--- flow/design.v ---
module lab1 #
(
	parameter WIDTHIN = 16,		 
	parameter WIDTHOUT = 32,	 
	parameter [WIDTHIN-1:0] A0 = 16'b01_00000000000000,  
	parameter [WIDTHIN-1:0] A1 = 16'b01_00000000000000,  
	parameter [WIDTHIN-1:0] A2 = 16'b00_10000000000000,  
	parameter [WIDTHIN-1:0] A3 = 16'b00_00101010101010,  
	parameter [WIDTHIN-1:0] A4 = 16'b00_00001010101010,  
	parameter [WIDTHIN-1:0] A5 = 16'b00_00000010001000   
)
(
	input clk,
	input reset,	
	input i_valid,
	input i_ready,
	output o_valid,
	output o_ready,
	input [WIDTHIN-1:0] i_x,
	output [WIDTHOUT-1:0] o_y
);
logic [WIDTHIN-1:0] x;	 
logic [WIDTHOUT-1:0] y_Q;	 
logic valid_Q1;		 
logic valid_Q2;		 
logic valid_Q3;
logic valid_Q4;
logic valid_Q5;
logic valid_Q6;
logic valid_Q7;
logic [WIDTHOUT-1:0] ans;	
logic enable;
logic [WIDTHOUT-1:0] m0_out;  
logic [31:0] m0_res; 
logic [WIDTHOUT-1:0] a0_out;  
logic [WIDTHOUT-1:0] m1_out;  
logic [47:0] m1_res;
logic [WIDTHOUT-1:0] a1_out;  
logic [WIDTHOUT-1:0] m2_out;  
logic [47:0] m2_res; 
logic [WIDTHOUT-1:0] a2_out;  
logic [WIDTHOUT-1:0] m3_out;  
logic [47:0] m3_res;
logic [WIDTHOUT-1:0] a3_out;  
logic [WIDTHOUT-1:0] m4_out;  
logic [47:0] m4_res;
logic [WIDTHOUT-1:0] a4_out;  
logic [WIDTHOUT-1:0] y_D;
logic [15:0] A5_reg;
logic [31:0] A4_reg;
logic [31:0] A3_reg;
logic [31:0] A2_reg;
logic [31:0] A1_reg;
logic [31:0] A0_reg;
logic [WIDTHIN-1:0] x1;
logic [WIDTHIN-1:0] x2;
logic [WIDTHIN-1:0] x3;
logic [WIDTHIN-1:0] x4;
logic [WIDTHOUT-1:0] F1;
logic [WIDTHOUT-1:0] F2;
logic [WIDTHOUT-1:0] F3;
logic [WIDTHOUT-1:0] F4;
always_comb begin
		m0_res = A5_reg * x;
		m0_out = {3'b000, m0_res [31:3]};
		a0_out = m0_out + A4_reg;
		m1_res = F4 * x4;
		m1_out = m1_res[45:14];
		a1_out = m1_out + A3_reg;
		m2_res = F3 * x3;
		m2_out = m2_res[45:14];
		a2_out = m2_out + A2_reg;
		m3_res = F2 * x2;
		m3_out = m3_res[45:14];
		a3_out = m3_out + A1_reg;
		m4_res = F1 * x1;
		m4_out = m4_res[45:14];
		a4_out = m4_out + A0_reg ;
		enable = i_ready;
end
always @(posedge clk) begin
if (enable) begin
		A5_reg <= A5;
		A4_reg <= {5'b00000, A4, 11'b00000000000};
   	F4 <= a0_out;
		x4 <= x;
		A3_reg <= {5'b00000, A3, 11'b00000000000};
		F3 <= a1_out;
		x3 <= x4;
		A2_reg <= {5'b00000, A2, 11'b00000000000};
		F2 <= a2_out;
		x2 <= x3;
		A1_reg <= {5'b00000, A1, 11'b00000000000};
   	F1 <= a3_out;
		x1 <= x2;
		A0_reg <= {5'b00000, A0, 11'b00000000000};
end		
end
always_ff @(posedge clk or posedge reset) begin
	if (reset) begin
		valid_Q1 <= 1'b0;
		valid_Q2 <= 1'b0;
		valid_Q3 <= 1'b0;
		valid_Q4 <= 1'b0;
		valid_Q5 <= 1'b0;
		valid_Q6 <= 1'b0;
		x <= 0;
		y_Q <= 0;
	end 
	else if (enable) begin
		valid_Q1 <= i_valid;
		valid_Q2 <= valid_Q1;
		valid_Q3 <= valid_Q2;
		valid_Q4 <= valid_Q3;
		valid_Q5 <= valid_Q4;
		valid_Q6 <= valid_Q5;
		x <= i_x;
		y_Q <= y_D;
	end
end
assign y_D = a4_out;
assign o_y = y_Q;
assign o_ready = i_ready;   		
assign o_valid = valid_Q6 & i_ready;	
endmodule
--- flow/run.sh ---
#!/bin/bash
# the make line also repeats each setting of config.mk as NAME=value (left out here)
make -C /OpenROAD-flow-scripts/flow DESIGN_CONFIG=/design/flow/config.mk WORK_HOME=/design/flow/orfs CLKGATE_MAP_FILE= finish
--- flow/config.mk ---
export PLATFORM = sky130hd
export DESIGN_NAME = lab1
export DESIGN_NICKNAME = lab1
export VERILOG_FILES = /design/flow/design.v
export SDC_FILE = /design/flow/constraint.sdc
export NUM_CORES = 4
export LEC_CHECK = 0
export CAP_MARGIN = 20
export CORE_MARGIN = 2
export CORE_UTILIZATION = 72
export CTS_CLUSTER_SIZE = 25
export MAX_ROUTING_LAYER = met4
export SLEW_MARGIN = 20
--- flow/constraint.sdc ---
create_clock -name core_clock -period 6.69 [get_ports {clk}]
set_input_delay 1.3380 -clock core_clock [delete_from_list [all_inputs] [get_ports {clk}]]
set_output_delay 1.3380 -clock core_clock [all_outputs]
set_load 0.01 [all_outputs]
==> results_slide.txt, run 1 <==
Flow Results at a Glance

Status
  • Status: complete, but fails checks
  • Failed Checks: negative setup slack

Clock network
  • Clock Tree Buf Depth: 3
  • # clock sinks: 228
  • Clock transition at the registers of the reported paths: roughly 60 ps
  • Num CTS Buffers: 31
  • H-tree levels: 1
  • Hold-fix buffers at CTS: 0
  • CTS tree: built
  • Latency at later pin: 670 ps
  • CTS root buf: clkbuf_16

Routing
  • Drt total wl: 189000 um
  • 1st-pass router iterations: 7
  • Antenna Nets Post-Route: 0
  • Wire per inst: 21.4 um
  • Drc violations: 0
  • Initial drt markers: 4591
  • Vias/cell: around 5.9
  • Vias: 51.9k

Yosys
  • Ys Warns: 1
  • Synth logic family: adder cells
  • Top cells, area: fa_1, ha_1, inv_1, edfxtp_1, nand2_1
  • Syn_area_per_cell: 9.32 sq um
  • Mux share: 0.751%
  • Most frequent cells after synthesis: inv_1, fa_1, nand2_1
  • Post-synth EDFFs: approximately 170
  • Syn_nets: 8869
  • Cells after Synth: 6887
  • Synth Seq Share: slightly above 10%
  • Post-synth top area cell: fa_1
  • Chip area in the Yosys report: approximately 0.064 sq mm
  • Mapped Area: about 0.064 sq mm
  • Distinct lib cells: ~81
  • Post-Synth XOR/XNOR Area: ~2.2%
  • Simple Share, Synth: 15.8%
  • Ys cells: 6887
  • Area leader share: 45.9%
  • Most numerous cell in the Yosys netlist: inv_1
  • Synth Register Bits: 228
  • Asr flop ratio synth: 23.7%
  • Ys flop type: edfxtp_1
  • Area fraction in compound gates: under 10%
  • FA/HA/MAJ Cells, Area Fraction: 55.5%

Worst setup path
  • WP buf/inv: 6
  • Delay-heaviest family, CP: adder cells
  • FF-to-FF End: F3[24]
  • Startpoint class of the critical path: flip-flop
  • Worst path required time: 7100 ps
  • FF-to-FF path depth: 29
  • Cell depth of the worst setup path: 29
  • R2R Setup Slk: -630 ps
  • CP max stage delay: 580 ps
  • Worst reg2reg path startpoint: F4[7]
  • CP arrival: ~7700 ps
  • CP endpoint kind: flip-flop
  • Crit path max fanout: 7
  • Crit Path Category: reg -> reg
  • Slowest cell on the critical path: fa_2
  • CP endpoint: F3[24]
  • Worst Setup SP: F4[7]

Hold path
  • Hold WC Path Type: reg -> reg
  • Hold path depth: 0
  • Hold Crit Endpoint: x4[3]
  • Worst hold start: x[3]

Final timing
  • Post-route minimum period: between 7000 and 8000 ps
  • Clock skew: 33.7 ps
  • Slew Viols, Final: 0
  • Fin crit share: 109%
  • Setup TNS: -9360 ps
  • FMAX: 137 MHz
  • # setup viols final: 34
  • Worst-margin pin slew: 1160 ps
  • Hold Violations, Final: 0
  • Worst rel slew slack: 22.5%
  • Unrepaired setup endpoints after global routing: yes
  • Setup WS post-layout: -628 ps

Global route
  • Global Route Usage Sum: 41.4%
  • Number of global-route vias before repair: 55.4k
  • Initial antenna violation count: 4
  • Pin count of the biggest net entering global routing: 72
  • GRT overflow: 0
  • Met3 usage: under 10%
  • Routing usage on met1: approximately half
  • Global-route wire length before repair: 284000 um
  • Gr busiest metal: met2
  • Routing usage on met2: about two thirds

Floorplanning
  • Rows: 109
  • Die area: 0.0915 sq mm
  • Core Box Area: 0.0884 sq mm
  • Die width: 303 um
  • IO Pins: 54
  • Fp_density: between 70% and 80%
  • Die height: 303 um

Placed design
  • Final GP Congestion: between 0.9 and 1
  • DP Area: a little over 0.07 sq mm
  • Port bufs: between 50 and 60
  • Final HPWL DP: roughly 140000 um

Layout
  • Area of the multi-input gates: around 0.052 sq mm
  • Final Cell Area: ~0.077 sq mm
  • Fill count: 4435
  • Area grow syn2layout: 19.8%
  • FF/Latch Area: roughly 0.0066 sq mm
  • Nets: about 9.6k

Job
  • Maxcap violations: 0
  • OpenROAD warnings: 40
-- what timing repair did --
action	in CTS	in global routing
setup buffers	95	71
gates cloned	7	2
pin swaps	174	216
hold endpoints to repair	0	0
resized	262	305
endpoints found under the setup margin	39	55
-- per-layer routing --
metal,vias to the layer above,share of wire [%]
li1,21800,-
met1,25900,35
met2,3125,48
met3,1073,9.7
met4,0,7.0
met5,-,0
-- cell type report --
class                           instances  share of cell area, %
Antenna cell                            5                 0.0163
Tap cell                             1165                   1.90
Inverter                             1623                   7.92
Multi-Input combinational cell       4728                   68.1
Clock buffer                           37                   1.05
Timing Repair Buffer                 1027                   12.1
Clock inverter                         21                  0.360
Sequential cell                       228                   8.55
-- metrics by stage --
step                worst slack, ps  util, %  instances  hold slack (ps)
global route                   -872     87.0       8833              516
CTS                            -277     85.1       8766              494
floorplan                     -34.0        -       6887              421
finish                         -628     87.0       8834              503
detailed placement             -516     81.5       8607              475
global placement               -460     81.5       8606              472
==> inputs of run 2 (changes only) <==
Settings changed: ABC_AREA set to 1, CELL_PAD_IN_SITES_DETAIL_PLACEMENT set to 0, CELL_PAD_IN_SITES_GLOBAL_PLACEMENT set to 1, CORE_ASPECT_RATIO set to 0.81, CORE_UTILIZATION 72 to 30, CTS_CLUSTER_SIZE 25 to not set, GPL_ROUTABILITY_DRIVEN set to 0, MAX_ROUTING_LAYER met4 to not set, PLACE_DENSITY_LB_ADDON set to 0.07, SLEW_MARGIN 20 to 5, TNS_END_PERCENT set to 5.
Clock period 6.69 ns to 7.82 ns, I/O delays scaled along.
==> run 2 against run 1 <==
  * Now clean on timing, DRC and antenna
  * Final cell count increased by 34%
  * Register-to-register slack improved by 1100 ps
  * Hold slack got worse by 22 ps
  * Non-clock buffer count decreased by 792
  * Die area increased to 2.6 times the previous value
  * Core utilization decreased by 54 points
  * Clock-buffer cell count increased by 9
  * Maximum frequency decreased by 0.34%
  * Highest routed layer is now met5
==> results_slide.txt, run 2 <==
Flow Results at a Glance

Layout
  • Fill count: around 25k
  • Final Cell Area: 0.0748 sq mm
  • Nets: 10.7k
  • Area grow syn2layout: 8.00%
  • FF/Latch Area: 0.00658 sq mm
  • Area of the multi-input gates: 0.0516 sq mm

Yosys
  • Syn_area_per_cell: 7.79 sq um
  • FA/HA/MAJ Cells, Area Fraction: 51.4%
  • Chip area in the Yosys report: 0.0692 sq mm
  • Ys cells: roughly 9k
  • Post-synth top area cell: fa_1
  • Ys Warns: 1
  • Cells after Synth: 8885
  • Mux share: 0%
  • Synth Register Bits: 228
  • Top cells, area: fa_1, nand2_1, inv_1, ha_1, edfxtp_1
  • Area leader share: 42.6%
  • Post-synth EDFFs: 174
  • Ys flop type: edfxtp_1
  • Asr flop ratio synth: 23.7%
  • Mapped Area: roughly 0.07 sq mm
  • Most frequent cells after synthesis: nand2_1, inv_1, fa_1
  • Synth Seq Share: about a tenth
  • Area fraction in compound gates: 3.68%
  • Post-Synth XOR/XNOR Area: 1.49%
  • Distinct lib cells: roughly 50
  • Most numerous cell in the Yosys netlist: nand2_1
  • Syn_nets: 10.9k
  • Simple Share, Synth: 17.9%
  • Synth logic family: adder cells

Final timing
  • Unrepaired setup endpoints after global routing: no
  • Worst rel slew slack: ~29%
  • Fin crit share: between 90% and 100%
  • Worst-margin pin slew: between 1000 and 1500 ps
  • Clock skew: 43.8 ps
  • # setup viols final: 0
  • Hold Violations, Final: 0
  • Slew Viols, Final: 0
  • Setup WS post-layout: about 480 ps
  • Post-route minimum period: 7340 ps
  • FMAX: 136 MHz
  • Setup TNS: 0 ps

Hold path
  • Worst hold start: y_Q[18]
  • Hold path depth: 2
  • Hold WC Path Type: reg -> reg
  • Hold Crit Endpoint: y_Q[18]

Clock network
  • Num CTS Buffers: 38
  • H-tree levels: 2
  • CTS tree: built
  • Hold-fix buffers at CTS: 0
  • CTS root buf: clkbuf_16
  • Latency at later pin: 670 ps
  • Clock Tree Buf Depth: 3
  • Clock transition at the registers of the reported paths: ~70 ps
  • # clock sinks: 228

Floorplanning
  • Core Box Area: 0.229 sq mm
  • Die width: 538 um
  • IO Pins: 54
  • Rows: 158
  • Fp_density: 30.2%
  • Die area: 0.235 sq mm
  • Die height: 436 um

Global route
  • Initial antenna violation count: 14
  • Pin count of the biggest net entering global routing: roughly 120
  • Global-route wire length before repair: between 300000 and 400000 um
  • Number of global-route vias before repair: 58.6k
  • GRT overflow: 0
  • Global Route Usage Sum: 20.1%

Worst setup path
  • CP max stage delay: 690 ps
  • WP buf/inv: 4
  • CP endpoint: F3[18]
  • Crit Path Category: reg -> reg
  • Startpoint class of the critical path: flip-flop
  • R2R Setup Slk: roughly 480 ps
  • Critical Path Most Common Cell: nand2_1
  • Crit path max fanout: 13
  • Worst reg2reg path startpoint: x4[7]
  • FF-to-FF path depth: 25
  • Worst path required time: 8210 ps
  • Delay-heaviest family, CP: adder cells
  • FF-to-FF End: F3[18]
  • Slowest cell on the critical path: edfxtp_1
  • CP endpoint kind: flip-flop
  • Worst Setup SP: x4[7]
  • Cell depth of the worst setup path: 25
  • CP arrival: 7740 ps

Routing
  • Drt total wl: around 230000 um
  • Antenna Nets Post-Route: 0
  • Met2 wire length: 94800 um
  • Top sig layer: met5
  • M1 wire length: 119000 um
  • 1st-pass router iterations: 5
  • Vias/cell: 4.47
  • Met3 wire length: 10100 um
  • Initial drt markers: 3086
  • Drc violations: 0
  • Wire per inst: 19.2 um
  • Vias: 52.9k

Placed design
  • Final HPWL DP: 191000 um
  • DP Worst Slack: -32.0 ps
  • DP Area: 0.0734 sq mm
  • Port bufs: 53

Job
  • Maxcap violations: 0
  • OpenROAD warnings: 38

Status
  • Status: no timing/DRC/antenna violations
run 2: routing by layer:
| metal | vias up | GRT usage, % |
|---|---|---|
| met1 | 26900 | 31.4 |
| li1 | 25000 | - |
| met5 | - | 0 |
| met2 | 853 | 29.9 |
| met4 | 8 | 2.85 |
| met3 | 140 | 2.50 |
run 2: area by class of cell:
cell class	instances	area share [%]
antenna	4	0.0134
clock buffer	46	1.31
clock inverter	23	0.358
inverter	2535	12.7
multi-input combinational	5713	69.0
sequential	228	8.80
tap	3040	5.09
timing repair buffer	235	2.66
run 2: metrics by stage:
step	hold WS, ps	cells	util (%)
floorplan	421	8885	-
global placement	464	11700	32.0
detailed placement	472	11700	32.0
CTS	485	11800	32.6
global route	513	11800	32.6
finish	481	11800	32.6
run 2: what timing repair did:
item                       CTS  global route
cloned                       0             0
hold endpoints to repair     0             0
buffers inserted             1             3
resized                      1             3
setup endpoints to repair    2             3
==> inputs of run 3 (changes only) <==
Settings changed: ABC_AREA 1 to not set, CAP_MARGIN 20 to 0, CELL_PAD_IN_SITES_DETAIL_PLACEMENT 0 to not set, CELL_PAD_IN_SITES_GLOBAL_PLACEMENT 1 to not set, CORE_ASPECT_RATIO 0.81 to not set, CORE_UTILIZATION 30 to 72, CTS_CLUSTER_SIZE set to 34, GPL_ROUTABILITY_DRIVEN 0 to not set, MAX_ROUTING_LAYER set to met4, PLACE_DENSITY_LB_ADDON 0.07 to not set, SETUP_SLACK_MARGIN set to 1.18, SLEW_MARGIN 5 to 20, TNS_END_PERCENT 5 to not set.
Clock period 7.82 ns to 6.69 ns, I/O delays scaled along.
==> run 3 against run 2 <==
  * The layout now fails its checks (negative setup slack)
  * Final cell count shrank 25%
  * Sequential share of layout area fell by 0.42 points
  * First-iteration DRC count rose by 57%
  * Critical path type unchanged
  * Largest cell class unchanged
==> results_slide.txt, run 3 <==
Flow Results at a Glance

Floorplanning
  • Die width: 303 um
  • IO Pins: roughly 54
  • Fp_density: slightly above 70%
  • Rows: 109
  • Die area: ~0.092 sq mm
  • Core Box Area: 0.0884 sq mm
  • Die height: 303 um

Yosys
  • Synth Seq Share: 10.2%
  • Mapped Area: 0.0642 sq mm
  • Ys cells: about 7k
  • Cells after Synth: approximately 6.9k
  • Synth Register Bits: 228
  • Syn_nets: ~9k
  • Top cells, area: fa_1, ha_1, inv_1, edfxtp_1, nand2_1
  • Area leader share: 45.9%
  • Post-synth EDFFs: approximately 170
  • Distinct lib cells: between 80 and 90
  • Ys flop type: edfxtp_1
  • Most numerous cell in the Yosys netlist: inv_1
  • Area fraction in compound gates: around 4.2%
  • Post-synth top area cell: fa_1
  • Simple Share, Synth: 15.8%
  • Ys Warns: 1
  • Synth logic family: adder cells
  • Chip area in the Yosys report: 0.0642 sq mm
  • Most frequent cells after synthesis: inv_1, fa_1, nand2_1
  • Asr flop ratio synth: between 20% and 30%
  • Mux share: 0.751%
  • Post-Synth XOR/XNOR Area: 2.25%
  • FA/HA/MAJ Cells, Area Fraction: 55.5%
  • Syn_area_per_cell: 9.32 sq um

Placed design
  • Placed Cells: between 8k and 9k
  • Port bufs: 53
  • Final HPWL DP: 138000 um
  • Final GP Congestion: 1.01
  • DP Area: 0.0724 sq mm
  • DP Worst Slack: -533 ps

Clock network
  • H-tree levels: 1
  • # clock sinks: around 230
  • Num CTS Buffers: 30
  • Clock Tree Buf Depth: 3
  • CTS root buf: clkbuf_16
  • CTS tree: built
  • Clock transition at the registers of the reported paths: around 70 ps
  • Latency at later pin: 700 ps
  • Hold-fix buffers at CTS: 0

Global route
  • Initial antenna violation count: 6
  • Global-route wire length before repair: roughly 290000 um
  • Global Route Usage Sum: a little over two fifths
  • Number of global-route vias before repair: 56.3k
  • Pin count of the biggest net entering global routing: between 70 and 80
  • GRT overflow: 0

Job
  • OpenROAD warnings: 40
  • Maxcap violations: 0

Final timing
  • Setup TNS: -18590 ps
  • Clock skew: 94.3 ps
  • Worst rel slew slack: 37.7%
  • Slew Viols, Final: 0
  • Unrepaired setup endpoints after global routing: yes
  • Hold Violations, Final: 0
  • Worst-margin pin slew: 934 ps
  • # setup viols final: about 42
  • Fin crit share: 117%
  • Setup WS post-layout: -1150 ps
  • Post-route minimum period: 7840 ps
  • FMAX: around 130 MHz

Worst setup path
  • Worst path required time: 7070 ps
  • Slowest cell on the critical path: fa_1
  • Cell depth of the worst setup path: 27
  • WP buf/inv: 5
  • Crit Path Category: reg -> reg
  • Delay-heaviest family, CP: adder cells
  • CP endpoint kind: flip-flop
  • Worst reg2reg path startpoint: x4[10]
  • Crit path max fanout: 5
  • FF-to-FF path depth: 27
  • Startpoint class of the critical path: flip-flop
  • CP endpoint: F3[26]
  • R2R Setup Slk: -1150 ps
  • CP max stage delay: 730 ps
  • FF-to-FF End: F3[26]
  • CP arrival: 8210 ps
  • Worst Setup SP: x4[10]
  • Critical Path Most Common Cell: fa_1

Hold path
  • Hold Crit Endpoint: y_Q[6]
  • Hold path depth: 1
  • Worst hold start: y_Q[6]
  • Hold WC Path Type: reg -> reg

Layout
  • Area grow syn2layout: 22.3%
  • Final Cell Area: 0.0785 sq mm
  • Nets: 9623
  • Fin cells: 8835

Status
  • Status: complete, but fails checks
  • Failed Checks: negative setup slack

Routing
  • Initial drt markers: 4858
  • Vias: about 53k
  • Vias/cell: roughly 6.0
  • 1st-pass router iterations: 8
  • Antenna Nets Post-Route: 0
  • Wire per inst: 22.7 um
  • Drc violations: 0
  • Drt total wl: 201000 um
## run 3: stage by stage
step	util (%)	hold slack [ps]
after floorplan	-	421
after global placement	81.9	473
after detailed placement	81.9	461
after CTS	86.0	507
after global routing	88.8	517
final	88.8	506
## run 3: cell type report
class	count	area (sq um)
Tap cell	1165	1460
Sequential cell	228	6580
Clock inverter	20	185
Fill cell	4040	9890
Timing Repair Buffer	1030	9810
Antenna cell	5	12.5
Inverter	1623	6090
Multi-Input combinational cell	4728	53500
Clock buffer	36	815
## run 3: timing repair
item,in CTS,in global routing
gates resized,307,402
pin swaps,194,263
endpoints found under the setup margin,119,123
cloned,6,3
buffers inserted,123,96
## run 3: routing by layer
metal | wire length, um | global-route usage [%] | vias to the layer above
li1 | - | - | 21800
met1 | 66500 | 50.1 | 26500
met2 | 97400 | 69.2 | 3591
met3 | 20800 | 5.99 | 1319
met4 | 16000 | 21.9 | 0
met5 | 0 | - | -
==> inputs of run 4 (changes only) <==
Settings changed: CAP_MARGIN 0 to 20, CTS_CLUSTER_DIAMETER set to 213, CTS_CLUSTER_SIZE 34 to not set, MAX_ROUTING_LAYER met4 to not set, SETUP_SLACK_MARGIN 1.18 to not set.
Clock period 6.69 ns to 6.92 ns, I/O delays scaled along.
==> run 4 against run 3 <==
  * The layout still fails its checks (negative setup slack)
  * Worst setup slack gained 790 ps
  * Die area is the same
  * Critical path depth grew 2
  * Clock-buffer cell count is the same
  * Hold slack is essentially flat
  * Clock skew shrank 51 ps
  * Critical endpoint unchanged
  * Largest cell class unchanged
==> results_slide.txt, run 4 <==
Flow Results at a Glance

Status
  • Status: complete, but fails checks
  • Failed Checks: negative setup slack

Yosys
  • Simple Share, Synth: 15.8%
  • Syn_area_per_cell: 9.32 sq um
  • Chip area in the Yosys report: 0.0642 sq mm
  • Post-synth top area cell: fa_1
  • Cells after Synth: 6887
  • Area leader share: between 40 and 50%
  • Top cells, area: fa_1, ha_1, inv_1, edfxtp_1, nand2_1
  • Area fraction in compound gates: 4.16%
  • Asr flop ratio synth: a little under a quarter
  • Syn_nets: 8869
  • Synth Seq Share: a little over 10%
  • Mapped Area: roughly 0.064 sq mm
  • Ys flop type: edfxtp_1
  • Mux share: 0.751%
  • Most numerous cell in the Yosys netlist: inv_1
  • Ys cells: around 7k
  • Most frequent cells after synthesis: inv_1, fa_1, nand2_1
  • Post-Synth XOR/XNOR Area: 2.25%
  • Post-synth EDFFs: between 150 and 200
  • Distinct lib cells: 81
  • FA/HA/MAJ Cells, Area Fraction: 55.5%
  • Synth logic family: adder cells
  • Synth Register Bits: 228
  • Ys Warns: 1

Routing
  • N_diodes: 0
  • Drc violations: 0
  • Vias/cell: 5.77
  • Drt total wl: 179000 um
  • Wire per inst: a little over 20 um
  • Vias: ~50k
  • Initial drt markers: 3741
  • 1st-pass router iterations: 7
  • Antenna Nets Post-Route: 0

Final timing
  • Slew Viols, Final: 0
  • Worst rel slew slack: 25.5%
  • Post-route minimum period: 7280 ps
  • Unrepaired setup endpoints after global routing: yes
  • Worst-margin pin slew: 1120 ps
  • Setup WS post-layout: -357 ps
  • Setup TNS: -4020 ps
  • # setup viols final: 24
  • Clock skew: 42.9 ps
  • Hold Violations, Final: 0
  • Fin crit share: 105%
  • FMAX: 137 MHz

Worst setup path
  • Slowest cell on the critical path: fa_1
  • WP buf/inv: 7
  • CP endpoint kind: flip-flop
  • CP arrival: 7640 ps
  • R2R Setup Slk: -360 ps
  • Delay-heaviest family, CP: adder cells
  • CP max stage delay: 550 ps
  • Critical Path Most Common Cell: fa_1
  • Crit path max fanout: 6
  • Startpoint class of the critical path: flip-flop
  • CP endpoint: F3[26]
  • FF-to-FF End: F3[26]
  • Worst path required time: 7280 ps
  • Cell depth of the worst setup path: 29
  • FF-to-FF path depth: 29
  • Crit Path Category: reg -> reg
  • Worst Setup SP: x4[9]
  • Worst reg2reg path startpoint: x4[9]

Placed design
  • Final HPWL DP: 133000 um
  • Port bufs: 53
  • Final GP Congestion: 0.950
  • Placed Cells: 8456

Floorplanning
  • Die width: 303 um
  • Die height: 303 um
  • Fp_density: ~73%
  • Rows: 109
  • Die area: 0.0915 sq mm
  • IO Pins: 54
  • Core Box Area: roughly 0.088 sq mm

Clock network
  • Num CTS Buffers: 29
  • Clock Tree Buf Depth: 3
  • CTS tree: built
  • Clock transition at the registers of the reported paths: 60 ps
  • # clock sinks: 228
  • H-tree levels: 1
  • Hold-fix buffers at CTS: 0
  • CTS root buf: clkbuf_16
  • Latency at later pin: about 650 ps

Global route
  • Global Route Usage Sum: a little under two fifths
  • Global-route wire length before repair: 269000 um
  • Pin count of the biggest net entering global routing: 113
  • Number of global-route vias before repair: 53.4k
  • GRT overflow: 0
  • Initial antenna violation count: 2

Layout
  • Fin cells: 8701
  • Area grow syn2layout: 17.9%
  • Nets: 9497

Hold path
  • Hold Crit Endpoint: y_Q[6]
  • Hold path depth: 1
  • Hold WC Path Type: reg -> reg
  • Worst hold start: y_Q[6]

Job
  • Maxcap violations: 0
  • OpenROAD warnings: between 40 and 50
==> run 4: per-stage QoR <==
stage / utilization [%] / hold WS (ps) / instance area, sq um / worst slack (ps)
floorplan: - / 421 / 64200 / 1.24
global placement: 80.1 / 478 / 70800 / -354
detailed placement: 80.1 / 491 / 70800 / -515
CTS: 82.5 / 508 / 72900 / -97.7
global route: 85.6 / 524 / 75700 / -578
finish: 85.6 / 506 / 75700 / -357
==> run 4: area by class of cell <==
cell class	instances	area, sq um
clock buffer	36	752
tap	1165	1460
fill	4719	12700
inverter	1623	6090
multi-input combinational	4728	52100
timing repair buffer	905	8530
sequential	228	6580
clock inverter	16	174
==> run 4: what timing repair did <==
action,4_1_cts,5_1_grt
pin swaps,84,243
resized,133,364
endpoints found under the hold margin,0,0
endpoints found under the setup margin,27,43
cloned,0,12
setup buffers,64,123
==> run 4: per-layer routing <==
layer,GRT usage [%],part of all wire [%],vias up
met5,0,0,-
met4,17.9,6.6,0
met3,5.86,8.4,810
met2,65.0,50,2534
met1,46.9,35,25400
li1,-,-,21500
==> inputs of run 5 (changes only) <==
Settings changed: CAP_MARGIN 20 to 10, CTS_CLUSTER_DIAMETER 213 to not set, CTS_CLUSTER_SIZE set to 25, MAX_ROUTING_LAYER set to met4, SETUP_SLACK_MARGIN set to -0.57.
Clock period 6.92 ns to 6.55 ns, I/O delays scaled along.
==> run 5 against run 4 <==
  * Final cell count up 0.17%
  * Via count decreased by 2.3%
  * Non-clock buffer count rose by 18
  * Highest routed layer unchanged
  * Largest cell class unchanged
  * Design area decreased by 2.5%
  * Critical path depth is 2 lower
  * The layout still fails its checks (negative setup slack)
  * Synthesized area stayed put
==> results_slide.txt, run 5 <==
Flow Results at a Glance

Status
  • Status: complete, but fails checks
  • Failed Checks: negative setup slack

Placed design
  • Final HPWL DP: approximately 140000 um
  • Port bufs: 53
  • DP Area: 0.0717 sq mm
  • DP Worst Slack: -1170 ps
  • Final GP Congestion: 0.976

Global route
  • Number of global-route vias before repair: approximately 54k
  • Global-route wire length before repair: 269000 um
  • Initial antenna violation count: 1
  • Pin count of the biggest net entering global routing: ~110
  • Global Route Usage Sum: 38.9%
  • GRT overflow: 0

Yosys
  • Post-synth EDFFs: 174
  • Asr flop ratio synth: 23.7%
  • FA/HA/MAJ Cells, Area Fraction: 55.5%
  • Syn_nets: just under 9k
  • Ys cells: 6887
  • Synth Seq Share: 10.2%
  • Area fraction in compound gates: 4.16%
  • Ys flop type: edfxtp_1
  • Ys Warns: 1
  • Synth logic family: adder cells
  • Post-Synth XOR/XNOR Area: under 10%
  • Mapped Area: roughly 0.064 sq mm
  • Most frequent cells after synthesis: inv_1, fa_1, nand2_1
  • Area leader share: 45.9%
  • Chip area in the Yosys report: 0.0642 sq mm
  • Most numerous cell in the Yosys netlist: inv_1
  • Synth Register Bits: 228
  • Top cells, area: fa_1, ha_1, inv_1, edfxtp_1, nand2_1
  • Distinct lib cells: 81
  • Simple Share, Synth: 15.8%
  • Cells after Synth: 6887
  • Mux share: less than 1%
  • Syn_area_per_cell: 9.32 sq um
  • Post-synth top area cell: fa_1

Floorplanning
  • Die width: 303 um
  • Die area: around 0.09 sq mm
  • IO Pins: approximately 54
  • Core Box Area: roughly 0.09 sq mm
  • Rows: 109
  • Die height: ~300 um
  • Fp_density: 72.6%

Worst setup path
  • CP arrival: between 7000 and 8000 ps
  • CP max stage delay: 560 ps
  • Cell depth of the worst setup path: 27
  • WP buf/inv: 7
  • Slowest cell on the critical path: fa_1
  • CP endpoint: F1[31]
  • Critical Path Most Common Cell: fa_1
  • Startpoint class of the critical path: flip-flop
  • Worst reg2reg path startpoint: x2[3]
  • CP endpoint kind: flip-flop
  • Delay-heaviest family, CP: adder cells
  • FF-to-FF path depth: 27
  • FF-to-FF End: F1[31]
  • Crit Path Category: reg -> reg
  • Crit path max fanout: 6
  • Worst path required time: 6920 ps
  • R2R Setup Slk: -670 ps
  • Worst Setup SP: x2[3]

Final timing
  • Worst-margin pin slew: 903 ps
  • Setup WS post-layout: -667 ps
  • Slew Viols, Final: 0
  • Hold Violations, Final: 0
  • Worst rel slew slack: between 30% and 40%
  • Clock skew: roughly 26 ps
  • # setup viols final: 42
  • FMAX: 139 MHz
  • Post-route minimum period: between 7000 and 8000 ps
  • Fin crit share: 110%
  • Unrepaired setup endpoints after global routing: yes

Hold path
  • Hold path depth: 0
  • Worst hold start: x[0]
  • Hold WC Path Type: reg -> reg
  • Hold Crit Endpoint: x4[0]

Clock network
  • Num CTS Buffers: 28
  • CTS root buf: clkbuf_16
  • CTS tree: built
  • Latency at later pin: roughly 630 ps
  • Clock transition at the registers of the reported paths: 70 ps
  • Hold-fix buffers at CTS: 0
  • H-tree levels: 1
  • Clock Tree Buf Depth: 3
  • # clock sinks: between 200 and 250

Layout
  • Area of the multi-input gates: between 0.05 and 0.06 sq mm
  • Nets: around 9.5k
  • Final Cell Area: 0.0737 sq mm
  • Area grow syn2layout: 14.9%
  • Fill count: ~5.4k
  • FF/Latch Area: 0.00658 sq mm

Routing
  • Vias: 49.1k
  • Vias/cell: approximately 5.6
  • Initial drt markers: 3450
  • 1st-pass router iterations: 7
  • Drt total wl: around 170000 um
  • Antenna Nets Post-Route: 0
  • Wire per inst: 19.2 um
  • Drc violations: 0

Job
  • Maxcap violations: 0
  • OpenROAD warnings: 41
## run 5: final cells by class
type,instances,share of cell area (%)
Inverter,1623,8.26
Clock inverter,14,0.146
Tap cell,1165,1.98
Multi-Input combinational cell,4728,69.1
Clock buffer,34,1.01
Antenna cell,1,0.00339
Timing Repair Buffer,923,10.6
Sequential cell,228,8.92
## run 5: per-stage QoR
stage / instances / util, % / setup TNS [ps] / hold WS, ps
global placement: 8600 / 81.1 / -14260 / 478
finish: 8716 / 83.4 / -14460 / 477
detailed placement: 8600 / 81.1 / -19510 / 471
floorplan: 6887 / - / -5500 / 421
CTS: 8661 / 82.5 / -13690 / 488
global route: 8716 / 83.4 / -28870 / 503
## run 5: layer usage
layer | global-route usage, % | vias up | wire length [um]
met4 | 17.5 | 0 | 9150
met1 | 47.0 | 25000 | 62100
li1 | - | 21500 | -
met3 | 5.39 | 588 | 11800
met2 | 65.3 | 1995 | 84200
met5 | - | - | 0
## run 5: what timing repair did
item	in CTS	in global routing
setup buffers	20	68
endpoints found under the hold margin	0	0
setup endpoints to repair	15	29
pin swaps	21	55
gates cloned	0	3
gates resized	43	84
==> inputs of run 6 (changes only) <==
Settings changed: CTS_CLUSTER_SIZE 25 to 100, SETUP_SLACK_MARGIN -0.57 to 0.55.
==> run 6 against run 5 <==
  * The layout still fails its checks (negative setup slack)
  * Critical path depth shrank 2
  * Clock-buffer cell count grew 4
  * Sequential share of layout area shrank 0.63 points
  * Global-route usage grew 4.3 points
  * Synthesized cell count is the same
  * Critical path type unchanged
==> results_slide.txt, run 6 <==
Flow Results at a Glance

Status
  • Status: complete, but fails checks
  • Failed Checks: negative setup slack

Worst setup path
  • Delay-heaviest family, CP: adder cells
  • Startpoint class of the critical path: flip-flop
  • FF-to-FF path depth: 25
  • CP max stage delay: 660 ps
  • CP endpoint: y_Q[30]
  • Worst reg2reg path startpoint: F1[14]
  • Cell depth of the worst setup path: 25
  • WP buf/inv: 5
  • Crit Path Category: reg -> reg
  • Critical Path Most Common Cell: fa_1
  • Worst path required time: 7070 ps
  • CP arrival: about 8400 ps
  • CP endpoint kind: flip-flop
  • Slowest cell on the critical path: fa_1
  • R2R Setup Slk: -1360 ps
  • Crit path max fanout: 3
  • FF-to-FF End: y_Q[30]
  • Worst Setup SP: F1[14]

Global route
  • GRT overflow: 0
  • Number of global-route vias before repair: 57.4k
  • Global Route Usage Sum: roughly 43%
  • Global-route wire length before repair: 297000 um
  • Initial antenna violation count: 16
  • Pin count of the biggest net entering global routing: 68

Floorplanning
  • Core Box Area: 0.0884 sq mm
  • Rows: 109
  • Die area: just over 0.09 sq mm
  • IO Pins: 54
  • Fp_density: 72.6%
  • Die height: slightly above 300 um
  • Die width: about 300 um

Final timing
  • Worst rel slew slack: 29.4%
  • Hold Violations, Final: 0
  • Clock skew: 53.9 ps
  • Slew Viols, Final: 0
  • FMAX: between 100 and 150 MHz
  • Unrepaired setup endpoints after global routing: yes
  • Worst-margin pin slew: 1060 ps
  • Fin crit share: 121%
  • Post-route minimum period: 7910 ps
  • # setup viols final: about 76
  • Setup WS post-layout: -1360 ps
  • WHS: between 500 and 600 ps

Yosys
  • Synth Seq Share: roughly a tenth
  • Syn_nets: 8869
  • Asr flop ratio synth: 23.7%
  • Distinct lib cells: 81
  • Ys flop type: edfxtp_1
  • Simple Share, Synth: 15.8%
  • Area leader share: 45.9%
  • Post-synth top area cell: fa_1
  • Ys Warns: 1
  • Post-synth EDFFs: 174
  • Mapped Area: 0.0642 sq mm
  • Ys cells: 6887
  • Area fraction in compound gates: 4.16%
  • Top cells, area: fa_1, ha_1, inv_1, edfxtp_1, nand2_1
  • Most numerous cell in the Yosys netlist: inv_1
  • Mux share: 0.751%
  • FA/HA/MAJ Cells, Area Fraction: 55.5%
  • Cells after Synth: about 6.9k
  • Syn_area_per_cell: a little over 9 sq um
  • Chip area in the Yosys report: 0.0642 sq mm
  • Synth logic family: adder cells
  • Synth Register Bits: about 230
  • Post-Synth XOR/XNOR Area: 2.25%
  • Most frequent cells after synthesis: inv_1, fa_1, nand2_1

Clock network
  • Hold-fix buffers at CTS: 0
  • CTS tree: built
  • Num CTS Buffers: 30
  • CTS root buf: clkbuf_16
  • Clock transition at the registers of the reported paths: about 80 ps
  • H-tree levels: 1
  • Latency at later pin: 670 ps
  • Clock Tree Buf Depth: 3
  • # clock sinks: 228

Placed design
  • Final GP Congestion: approximately 0.96
  • Placed Cells: between 8k and 9k
  • Port bufs: 53
  • DP Worst Slack: -773 ps
  • Final HPWL DP: roughly 140000 um

Routing
  • Wire per inst: 24.7 um
  • Drc violations: 0
  • Vias/cell: 6.21
  • Antenna Nets Post-Route: 0
  • 1st-pass router iterations: 10
  • Vias: between 50k and 60k
  • Initial drt markers: between 6k and 7k
  • Drt total wl: 221000 um

Layout
  • Fin cells: 8959
  • Nets: 9734
  • Area grow syn2layout: 23.6%
  • Fill count: about 3.7k

Job
  • Maxcap violations: 0
  • OpenROAD warnings: 41

Hold path
  • Worst hold start: x[1]
  • Hold WC Path Type: reg -> reg
  • Hold Crit Endpoint: x4[1]
  • Hold path depth: 0
## run 6: metal layers
| metal | global-route usage, % | part of all wire (%) | vias up |
|---|---|---|---|
| met5 | - | 0 | - |
| li1 | - | - | 22000 |
| met2 | 70.3 | 46 | 4411 |
| met4 | 24.7 | 9.7 | 0 |
| met1 | 51.1 | 32 | 27300 |
| met3 | 7.37 | 12 | 1912 |
## run 6: cell type report
| class | instances | area [sq um] | area share, % |
|---|---|---|---|
| multi-input combinational | 4728 | 53600 | 67.6 |
| timing repair buffer | 1141 | 10500 | 13.3 |
| sequential | 228 | 6580 | 8.29 |
| inverter | 1623 | 6090 | 7.68 |
| tap | 1165 | 1460 | 1.84 |
| clock buffer | 38 | 853 | 1.08 |
| clock inverter | 18 | 188 | 0.237 |
| antenna | 18 | 45.0 | 0.0568 |
## run 6: timing repair
action                     CTS  global route
setup endpoints to repair   95           111
gates resized              441           365
pin swaps                  296           276
buffers inserted           158            98
gates cloned                 4             4
## run 6: per-stage QoR
step | cell area [sq um] | util (%) | setup TNS [ps]
4_1_cts | 76900 | 87.0 | -7800
2_1_floorplan | 65500 | - | -594
3_5_place_dp | 72600 | 82.2 | -13930
5_1_grt | 79300 | 89.8 | -57100
3_3_place_gp | 72600 | 82.2 | -10230
6_report | 79400 | 89.8 | -43740
==> inputs of run 7 (changes only) <==
Settings changed: ABC_AREA set to 0, CAP_MARGIN 10 to 20, CELL_PAD_IN_SITES_DETAIL_PLACEMENT set to 1, CELL_PAD_IN_SITES_GLOBAL_PLACEMENT set to 1, CORE_ASPECT_RATIO set to 0.81, CORE_UTILIZATION 72 to 30, CTS_CLUSTER_SIZE 100 to 95, GPL_ROUTABILITY_DRIVEN set to 0, PLACE_DENSITY_LB_ADDON set to 0.07, SETUP_SLACK_MARGIN 0.55 to -0.18, SLEW_MARGIN 20 to 5, TNS_END_PERCENT set to 5.
Clock period 6.55 ns to 7.82 ns, I/O delays scaled along.
==> run 7 against run 6 <==
  * Now clean on timing, DRC and antenna
  * First-iteration DRC count shrank 73%
  * Sequential cell count is the same
  * Critical path type unchanged
  * Highest routed layer unchanged
  * Clock skew shrank 20 ps
  * Die area grew 140%
  * Worst setup slack gained 1500 ps
  * Design area shrank 9.3%
  * Non-clock buffer count shrank 689
  * Register-to-register slack gained 1500 ps
==> results_slide.txt, run 7 <==
Flow Results at a Glance

Floorplanning
  • Die height: 420 um
  • Fp_density: a little under a third
  • Rows: 152
  • Core Box Area: 0.212 sq mm
  • IO Pins: 54
  • Die width: 518 um
  • Die area: ~0.22 sq mm

Yosys
  • FA/HA/MAJ Cells, Area Fraction: 55.5%
  • Most frequent cells after synthesis: inv_1, fa_1, nand2_1
  • Mux share: 0.751%
  • Ys cells: 6887
  • Post-synth top area cell: fa_1
  • Ys flop type: edfxtp_1
  • Area leader share: 45.9%
  • Top cells, area: fa_1, ha_1, inv_1, edfxtp_1, nand2_1
  • Syn_nets: 8869
  • Post-Synth XOR/XNOR Area: 2.25%
  • Asr flop ratio synth: a little under a quarter
  • Simple Share, Synth: approximately 16%
  • Most numerous cell in the Yosys netlist: inv_1
  • Cells after Synth: 6887
  • Mapped Area: 0.0642 sq mm
  • Post-synth EDFFs: roughly 170
  • Syn_area_per_cell: ~9.3 sq um
  • Synth Register Bits: 228
  • Synth logic family: adder cells
  • Synth Seq Share: 10.2%
  • Ys Warns: 1
  • Chip area in the Yosys report: 0.0642 sq mm
  • Distinct lib cells: 81
  • Area fraction in compound gates: under 10%

Layout
  • Area grow syn2layout: 12.1%
  • Finished Core Util: 33.9%
  • Fill count: 24.5k
  • Nets: 9051
  • Fin cells: 9948

Routing
  • Drc violations: 0
  • 1st-pass router iterations: 5
  • Antenna Nets Post-Route: 0
  • Vias/cell: 4.57
  • Drt total wl: about 200000 um
  • Vias: 45.4k
  • Initial drt markers: 1719
  • Wire per inst: 20.2 um

Worst setup path
  • FF-to-FF End: F3[22]
  • CP endpoint kind: flip-flop
  • Delay-heaviest family, CP: adder cells
  • Worst path required time: 8120 ps
  • Startpoint class of the critical path: flip-flop
  • WP buf/inv: 8
  • Worst Setup SP: x4[4]
  • CP endpoint: F3[22]
  • Crit path max fanout: 6
  • FF-to-FF path depth: 29
  • Crit Path Category: reg -> reg
  • Cell depth of the worst setup path: 29
  • R2R Setup Slk: roughly 120 ps
  • CP max stage delay: ~570 ps
  • CP arrival: 8010 ps
  • Slowest cell on the critical path: fa_1
  • Critical Path Most Common Cell: fa_1
  • Worst reg2reg path startpoint: x4[4]

Clock network
  • Clock Tree Buf Depth: 3
  • CTS tree: built
  • # clock sinks: 228
  • CTS root buf: clkbuf_16
  • Latency at later pin: 590 ps
  • Clock transition at the registers of the reported paths: roughly 60 ps
  • H-tree levels: 2
  • Hold-fix buffers at CTS: 0
  • Num CTS Buffers: 36

Global route
  • Global Route Usage Sum: 19.7%
  • Global-route wire length before repair: ~320000 um
  • Initial antenna violation count: 7
  • Pin count of the biggest net entering global routing: 69
  • GRT overflow: 0
  • Number of global-route vias before repair: 52.6k

Final timing
  • # setup viols final: 0
  • Worst rel slew slack: 29.1%
  • Worst-margin pin slew: 1060 ps
  • Unrepaired setup endpoints after global routing: yes
  • FMAX: 130 MHz
  • Hold Violations, Final: 0
  • Post-route minimum period: 7700 ps
  • Clock skew: 33.7 ps
  • Fin crit share: 98.5%
  • Slew Viols, Final: 0

Hold path
  • Worst hold start: valid_Q1
  • Hold Crit Endpoint: valid_Q2
  • Hold path depth: 1
  • Hold WC Path Type: reg -> reg

Status
  • Status: no timing/DRC/antenna violations

Placed design
  • Port bufs: between 50 and 60
  • Final HPWL DP: 167000 um
  • Placed Cells: 9858

Job
  • OpenROAD warnings: 36
  • Maxcap violations: 0
-- run 7: repair_timing --
item | 4_1_cts | 5_1_grt
endpoints found under the setup margin | 0 | 20
setup buffers | 0 | 22
resized | 0 | 20
-- run 7: metrics by stage --
stage / hold WS, ps / area, sq um / setup TNS (ps) / setup WS (ps)
floorplan: 421 / 64200 / 0 / 722
global placement: 488 / 70400 / -31.9 / -31.9
detailed placement: 490 / 70400 / -274 / -94.2
CTS: 505 / 71600 / -487 / -126
global route: 520 / 71900 / -1910 / -230
finish: 504 / 71900 / 0 / 116
-- run 7: layout make-up --
cell class | count | area [sq um] | share of cell area [%]
clock inverter | 28 | 236 | 0.329
antenna | 2 | 5.00 | 0.00696
multi-input combinational | 4728 | 50400 | 70.1
timing repair buffer | 452 | 4090 | 5.69
clock buffer | 38 | 930 | 1.29
sequential | 228 | 6580 | 9.14
inverter | 1623 | 6090 | 8.47
tap | 2849 | 3560 | 4.96
-- run 7: metal layers --
layer | part of all wire, % | global-route usage, % | vias up
li1 | - | - | 20600
met1 | 49 | 27.3 | 24200
met2 | 47 | 31.7 | 503
met3 | 3.1 | 1.98 | 127
met4 | 1.6 | 3.23 | 0
met5 | 0 | - | -
==> inputs of run 8 (changes only) <==
Settings changed: ABC_AREA 0 to not set, CELL_PAD_IN_SITES_DETAIL_PLACEMENT 1 to not set, CELL_PAD_IN_SITES_GLOBAL_PLACEMENT 1 to not set, CORE_ASPECT_RATIO 0.81 to not set, CORE_UTILIZATION 30 to 40, CTS_CLUSTER_SIZE 95 to not set, GPL_ROUTABILITY_DRIVEN 0 to not set, MAX_ROUTING_LAYER met4 to not set, PLACE_DENSITY_LB_ADDON 0.07 to not set, SETUP_SLACK_MARGIN -0.18 to not set, SLEW_MARGIN 5 to 20, TNS_END_PERCENT 5 to not set.
Clock period 7.82 ns to 7.53 ns, I/O delays scaled along.
==> run 8 against run 7 <==
  * Global-route usage up 1.7 points
  * Synthesized area is the same
  * Worst setup slack improved by 160 ps
  * Via count rose by 1.0%
  * Register-to-register slack improved by 160 ps
  * Core utilization up 11 points
  * Sequential share of layout area increased by 0.11 points
  * Critical path depth fell by 4
  * Maximum frequency is 6.3% higher
  * Die area decreased by 25%
==> results_slide.txt, run 8 <==
Flow Results at a Glance

Yosys
  • Chip area in the Yosys report: 0.0642 sq mm
  • Post-synth top area cell: fa_1
  • Ys flop type: edfxtp_1
  • Ys Warns: 1
  • Post-synth EDFFs: 174
  • Area leader share: 45.9%
  • Simple Share, Synth: about 16%
  • Most numerous cell in the Yosys netlist: inv_1
  • Synth logic family: adder cells
  • Asr flop ratio synth: 23.7%
  • Post-Synth XOR/XNOR Area: 2.25%
  • Area fraction in compound gates: 4.16%
  • Synth Seq Share: 10.2%
  • Top cells, area: fa_1, ha_1, inv_1, edfxtp_1, nand2_1
  • Syn_nets: slightly below 9k
  • Synth Register Bits: around 230
  • Ys cells: ~6.9k
  • Distinct lib cells: 81
  • Syn_area_per_cell: 9.32 sq um
  • Mapped Area: between 0.06 and 0.07 sq mm
  • Mux share: 0.751%
  • Cells after Synth: 6887
  • Most frequent cells after synthesis: inv_1, fa_1, nand2_1
  • FA/HA/MAJ Cells, Area Fraction: a little under three fifths

Hold path
  • Hold path depth: 0
  • Worst hold start: x[0]
  • Hold WC Path Type: reg -> reg
  • Hold Crit Endpoint: x4[0]

Final timing
  • Fin crit share: 96.3%
  • Clock skew: 19.4 ps
  • FMAX: 138 MHz
  • Setup TNS: 0 ps
  • Unrepaired setup endpoints after global routing: yes
  • # setup viols final: 0
  • WHS: 496 ps
  • Slew Viols, Final: 0
  • Worst-margin pin slew: 967 ps
  • Post-route minimum period: 7250 ps
  • Hold Violations, Final: 0
  • Worst rel slew slack: 35.5%

Floorplanning
  • Core Box Area: 0.160 sq mm
  • Die height: 405 um
  • Die area: roughly 0.16 sq mm
  • IO Pins: 54
  • Rows: 147
  • Die width: 405 um
  • Fp_density: 40.1%

Routing
  • Drc violations: 0
  • Antenna Nets Post-Route: 0
  • Vias: 45.9k
  • Wire per inst: roughly 18 um
  • Drt total wl: 169000 um
  • Initial drt markers: 2578
  • 1st-pass router iterations: 5
  • Vias/cell: 5.01

Global route
  • Met3 usage: 1.78%
  • GRT overflow: 0
  • Initial antenna violation count: 3
  • Number of global-route vias before repair: approximately 51k
  • Pin count of the biggest net entering global routing: ~130
  • Routing usage on met1: 28.1%
  • Global Route Usage Sum: 21.4%
  • Routing usage on met2: a little under two fifths
  • Gr busiest metal: met2
  • Global-route wire length before repair: ~280000 um

Clock network
  • Hold-fix buffers at CTS: 0
  • Clock Tree Buf Depth: 3
  • Clock transition at the registers of the reported paths: 60 ps
  • # clock sinks: 228
  • CTS tree: built
  • H-tree levels: 1
  • Num CTS Buffers: 30
  • Latency at later pin: 620 ps
  • CTS root buf: clkbuf_16

Job
  • OpenROAD warnings: 38
  • Maxcap violations: 0

Worst setup path
  • Crit path max fanout: 11
  • Worst Setup SP: F1[23]
  • Slowest cell on the critical path: edfxtp_1
  • CP endpoint: y_Q[31]
  • CP arrival: between 7000 and 8000 ps
  • Delay-heaviest family, CP: adder cells
  • Crit Path Category: reg -> reg
  • Critical Path Most Common Cell: fa_1
  • CP max stage delay: 650 ps
  • Worst path required time: 7980 ps
  • Cell depth of the worst setup path: 25
  • FF-to-FF path depth: 25
  • R2R Setup Slk: 280 ps
  • CP endpoint kind: flip-flop
  • WP buf/inv: 4
  • Startpoint class of the critical path: flip-flop
  • Worst reg2reg path startpoint: F1[23]
  • FF-to-FF End: y_Q[31]

Layout
  • Nets: about 9k
  • Area grow syn2layout: 10.7%

Status
  • Status: no timing/DRC/antenna violations

Placed design
  • Final HPWL DP: 136000 um
  • Final GP Congestion: slightly below 0.9
  • Port bufs: 53
## run 8: timing repair
item	in CTS	in global routing
pin swaps	1	10
gates resized	3	50
buffers inserted	12	59
endpoints found under the setup margin	9	24
hold endpoints to repair	0	0
gates cloned	0	1
## run 8: metrics by stage
step | worst slack, ps | area [sq um] | utilization, % | cells
finish | 281 | 71100 | 44.4 | 9156
global route | -34.1 | 71100 | 44.4 | 9156
CTS | 0.878 | 70200 | 43.9 | 9095
detailed placement | -107 | 69000 | 43.1 | 9027
global placement | -179 | 69000 | 43.1 | 9027
floorplan | 432 | 64200 | - | 6887
## run 8: layer usage
| metal | vias up | share of wire [%] |
|---|---|---|
| met4 | 0 | 3.3 |
| met2 | 1162 | 50 |
| met5 | - | 0 |
| li1 | 20600 | - |
| met1 | 23900 | 42 |
| met3 | 266 | 4.5 |
## run 8: final cells by class
class / count / area (sq um)
flip-flops and latches: 228 / 6580
well taps: 2086 / 2610
fillers: 15500 / 89000
clock inverters: 13 / 170
repair buffers: 434 / 4110
diodes: 1 / 2.50
inverters: 1623 / 6090
multi-input cells: 4728 / 50600
clock buffers: 43 / 945
==> inputs of run 9 (changes only) <==
Settings changed: CELL_PAD_IN_SITES_DETAIL_PLACEMENT set to 2, CORE_UTILIZATION 40 to 30, PLACE_DENSITY_LB_ADDON set to 0.07, TNS_END_PERCENT set to 45.
Clock period 7.53 ns to 8.0 ns, I/O delays scaled along.
==> run 9 against run 8 <==
  * Critical endpoint is now F3[26]
  * Via count decreased by 0.52%
  * Final cell count increased by 7.8%
  * Synthesized area unchanged
  * Still clean on timing, DRC and antenna
  * Register-to-register slack improved by 40 ps
==> results_slide.txt, run 9 <==
Flow Results at a Glance

Hold path
  • Hold Crit Endpoint: x4[3]
  • Hold WC Path Type: reg -> reg
  • Hold path depth: 0
  • Worst hold start: x[3]

Yosys
  • Synth Seq Share: about a tenth
  • Post-Synth XOR/XNOR Area: under 10%
  • Syn_area_per_cell: 9.32 sq um
  • Most frequent cells after synthesis: inv_1, fa_1, nand2_1
  • Area fraction in compound gates: about 4.2%
  • Asr flop ratio synth: 23.7%
  • Ys cells: 6887
  • Most numerous cell in the Yosys netlist: inv_1
  • FA/HA/MAJ Cells, Area Fraction: about 55%
  • Top cells, area: fa_1, ha_1, inv_1, edfxtp_1, nand2_1
  • Ys Warns: 1
  • Synth Register Bits: approximately 230
  • Synth logic family: adder cells
  • Ys flop type: edfxtp_1
  • Simple Share, Synth: about 16%
  • Area leader share: 45.9%
  • Syn_nets: 8869
  • Chip area in the Yosys report: 0.0642 sq mm
  • Post-synth EDFFs: 174
  • Cells after Synth: 6887
  • Post-synth top area cell: fa_1
  • Distinct lib cells: 81
  • Mapped Area: roughly 0.064 sq mm
  • Mux share: less than 1%

Floorplanning
  • Die area: 0.218 sq mm
  • Fp_density: 30.2%
  • Die width: 467 um
  • Rows: 169
  • Core Box Area: 0.212 sq mm
  • Die height: around 470 um
  • IO Pins: 54

Routing
  • Antenna Nets Post-Route: 0
  • Vias/cell: 4.63
  • 1st-pass router iterations: 5
  • Wire per inst: between 20 and 25 um
  • M1 wire length: 92200 um
  • Drt total wl: around 210000 um
  • Met2 wire length: 108000 um
  • Met3 wire length: 3610 um
  • Initial drt markers: 1481
  • Top sig layer: met4
  • Vias: 45.7k
  • Drc violations: 0

Worst setup path
  • FF-to-FF End: F3[26]
  • CP max stage delay: 610 ps
  • Critical Path Most Common Cell: fa_1
  • Worst Setup SP: x4[6]
  • Worst path required time: 8390 ps
  • CP endpoint kind: flip-flop
  • FF-to-FF path depth: 25
  • CP endpoint: F3[26]
  • Crit Path Category: reg -> reg
  • CP arrival: around 8100 ps
  • R2R Setup Slk: 320 ps
  • WP buf/inv: 4
  • Crit path max fanout: 13
  • Worst reg2reg path startpoint: x4[6]
  • Startpoint class of the critical path: flip-flop
  • Delay-heaviest family, CP: adder cells
  • Cell depth of the worst setup path: 25
  • Slowest cell on the critical path: edfxtp_1

Clock network
  • H-tree levels: 2
  • Hold-fix buffers at CTS: 0
  • CTS tree: built
  • Latency at later pin: 640 ps
  • Clock transition at the registers of the reported paths: approximately 60 ps
  • CTS root buf: clkbuf_16
  • # clock sinks: around 230
  • Num CTS Buffers: 37
  • Clock Tree Buf Depth: 3

Final timing
  • Setup TNS: 0 ps
  • Slew Viols, Final: 0
  • Fin crit share: 96.1%
  • Clock skew: roughly 32 ps
  • # setup viols final: 0
  • Worst-margin pin slew: 913 ps
  • Worst rel slew slack: 39.1%
  • FMAX: 130 MHz
  • Post-route minimum period: slightly below 8000 ps
  • Hold Violations, Final: 0

Global route
  • Initial antenna violation count: 4
  • Pin count of the biggest net entering global routing: 99
  • Global Route Usage Sum: 19.6%
  • GRT overflow: 0
  • Number of global-route vias before repair: about 55k
  • Global-route wire length before repair: 329000 um

Job
  • Maxcap violations: 0
  • OpenROAD warnings: 35

Placed design
  • Final GP Congestion: around 0.80
  • Port bufs: 53
  • Final HPWL DP: 170000 um

Status
  • Status: no timing/DRC/antenna violations

Layout
  • Nets: 8999
  • Finished Core Util: ~34%
  • Area grow syn2layout: 11.4%
[run 9: metal layers]
layer  GRT usage (%)  vias up
met5               0        -
met4            3.26        0
met3            1.38      147
met2            36.0      349
met1            25.4    24700
li1                -    20500
[run 9: metrics by stage]
| step | worst slack [ps] | hold slack [ps] | cells | instance area, sq um |
|---|---|---|---|---|
| CTS | 50.7 | 494 | 9827 | 71000 |
| finish | 316 | 489 | 9870 | 71500 |
| floorplan | 902 | 421 | 6887 | 64200 |
| global route | -64.5 | 510 | 9868 | 71500 |
| detailed placement | -73.7 | 483 | 9740 | 69600 |
| global placement | 36.4 | 483 | 9740 | 69600 |
[run 9: cell type report]
| type | count | area (sq um) |
|---|---|---|
| flip-flops and latches | 228 | 6580 |
| clock inverters | 21 | 209 |
| fillers | 23500 | 141000 |
| clock buffers | 47 | 1050 |
| diodes | 3 | 7.51 |
| multi-input cells | 4728 | 50400 |
| inverters | 1623 | 6090 |
| well taps | 2821 | 3530 |
| repair buffers | 399 | 3600 |
[run 9: what timing repair did]
| item | 4_1_cts | 5_1_grt |
|---|---|---|
| resized | 1 | 16 |
| hold endpoints to repair | 0 | 0 |
| pin swaps | 0 | 4 |
| setup endpoints to repair | 4 | 15 |
| setup buffers | 19 | 40 |
| gates cloned | 0 | 0 |
==> inputs of run 10 (changes only) <==
Settings changed: CAP_MARGIN 20 to 30, CELL_PAD_IN_SITES_DETAIL_PLACEMENT 2 to not set, CORE_MARGIN 2 to 6, CORE_UTILIZATION 30 to 33, CTS_CLUSTER_SIZE set to 75, HOLD_SLACK_MARGIN set to 0.13, MAX_ROUTING_LAYER set to met4, PLACE_DENSITY set to 0.54, PLACE_DENSITY_LB_ADDON 0.07 to not set, SLEW_MARGIN 20 to 0, TNS_END_PERCENT 45 to not set.
Clock period 8.0 ns to 13.3 ns, I/O delays scaled along.
==> run 10 against run 9 <==
  * Hold slack worse by 2.0 ps
  * First-iteration DRC count is 49% higher
  * Core utilization rose by 1.8 points
  * Via count decreased by 2.0%
  * Clock skew shrank 3.9 ps
  * Synthesized area unchanged
  * Final cell count fell by 5.8%
  * Design area shrank 4.3%
  * Clock-buffer cell count shrank 14
  * Critical path type unchanged
  * Non-clock buffer count decreased by 270
  * Still clean on timing, DRC and antenna
==> results_slide.txt, run 10 <==
Flow Results at a Glance

Routing
  • 1st-pass router iterations: 5
  • Vias/cell: 4.82
  • Antenna Nets Post-Route: 0
  • Drt total wl: around 170000 um
  • Vias: 44.8k
  • Wire per inst: 18.1 um
  • Initial drt markers: roughly 2.2k
  • Drc violations: 0

Worst setup path
  • FF-to-FF End: F3[24]
  • CP endpoint: F3[24]
  • CP max stage delay: 1030 ps
  • Crit Path Category: reg -> reg
  • Worst reg2reg path startpoint: x4[7]
  • WP buf/inv: 5
  • Worst path required time: 13680 ps
  • Slowest cell on the critical path: edfxtp_1
  • Crit path max fanout: 23
  • Worst Setup SP: x4[7]
  • FF-to-FF path depth: 28
  • R2R Setup Slk: a little under 5000 ps
  • CP endpoint kind: flip-flop
  • Critical Path Most Common Cell: fa_1
  • Cell depth of the worst setup path: 28
  • Delay-heaviest family, CP: adder cells
  • Startpoint class of the critical path: flip-flop
  • CP arrival: 8730 ps

Clock network
  • Clock transition at the registers of the reported paths: 60 ps
  • CTS root buf: clkbuf_16
  • Latency at later pin: roughly 660 ps
  • # clock sinks: 228
  • Hold-fix buffers at CTS: 0
  • H-tree levels: 1
  • Num CTS Buffers: 31
  • Postcts setup bufs: 0
  • CTS tree: built
  • Post-CTS Resized: 0
  • Clock Tree Buf Depth: 3

Placed design
  • Final HPWL DP: 128000 um
  • Port bufs: around 53
  • Final GP Congestion: 0.832

Yosys
  • Distinct lib cells: 81
  • Post-synth top area cell: fa_1
  • FA/HA/MAJ Cells, Area Fraction: a little under three fifths
  • Most frequent cells after synthesis: inv_1, fa_1, nand2_1
  • Ys Warns: 1
  • Simple Share, Synth: 15.8%
  • Asr flop ratio synth: 23.7%
  • Cells after Synth: ~6.9k
  • Top cells, area: fa_1, ha_1, inv_1, edfxtp_1, nand2_1
  • Ys cells: 6887
  • Syn_nets: 8869
  • Synth logic family: adder cells
  • Post-Synth XOR/XNOR Area: about 2.2%
  • Synth Register Bits: 228
  • Syn_area_per_cell: 9.32 sq um
  • Most numerous cell in the Yosys netlist: inv_1
  • Area fraction in compound gates: 4.16%
  • Mux share: 0.751%
  • Mapped Area: 0.0642 sq mm
  • Chip area in the Yosys report: around 0.064 sq mm
  • Synth Seq Share: approximately 10%
  • Ys flop type: edfxtp_1
  • Post-synth EDFFs: 174
  • Area leader share: 45.9%

Floorplanning
  • Die area: a little over 0.2 sq mm
  • Die width: 453 um
  • Core Box Area: 0.193 sq mm
  • Fp_density: 33.3%
  • Rows: about 160
  • IO Pins: 54
  • Die height: roughly 450 um

Layout
  • Nets: 8723
  • Fill count: 19.6k
  • Area grow syn2layout: 6.59%
  • Finished Core Util: 35.5%

Global route
  • Pin count of the biggest net entering global routing: 64
  • Initial antenna violation count: 7
  • Global-route wire length before repair: around 280000 um
  • Number of global-route vias before repair: 50.0k
  • Global Route Usage Sum: 17.2%
  • GRT overflow: 0

Hold path
  • Hold WC Path Type: reg -> reg
  • Hold path depth: 0
  • Hold Crit Endpoint: x4[3]
  • Worst hold start: x[3]

Final timing
  • Hold Violations, Final: 0
  • Setup TNS: 0 ps
  • Worst-margin pin slew: 1070 ps
  • Post-route minimum period: 8350 ps
  • Worst rel slew slack: 29.0%
  • Slew Viols, Final: 0
  • Unrepaired setup endpoints after global routing: no
  • Clock skew: 27.7 ps
  • Fin crit share: 62.8%
  • FMAX: 120 MHz
  • # setup viols final: 0

Job
  • Maxcap violations: 0
  • OpenROAD warnings: 35

Status
  • Status: no timing/DRC/antenna violations
[run 10: metal layers]
metal | wire (um) | vias up | global-route usage, %
met1 | 75300 | 23700 | 22.9
met4 | 2750 | 0 | 3.09
met3 | 7360 | 182 | 1.60
li1 | - | 20000 | -
met2 | 82700 | 968 | 29.1
met5 | 0 | - | -
[run 10: stage by stage]
step	worst slack, ps	hold WS [ps]	instance area [sq um]	cells
floorplan	6200	421	64200	6887
global placement	5080	468	67300	9231
detailed placement	4990	476	67300	9233
CTS	4930	490	68400	9291
global route	4370	503	68400	9293
finish	4950	488	68400	9295
[run 10: cell type report]
class / instances / area (sq um) / area share, %
well taps: 2526 / 3160 / 4.62
diodes: 3 / 7.51 / 0.0110
flip-flops and latches: 228 / 6580 / 9.61
repair buffers: 129 / 1170 / 1.70
clock buffers: 33 / 783 / 1.14
clock inverters: 25 / 280 / 0.410
multi-input cells: 4728 / 50300 / 73.6
inverters: 1623 / 6090 / 8.91
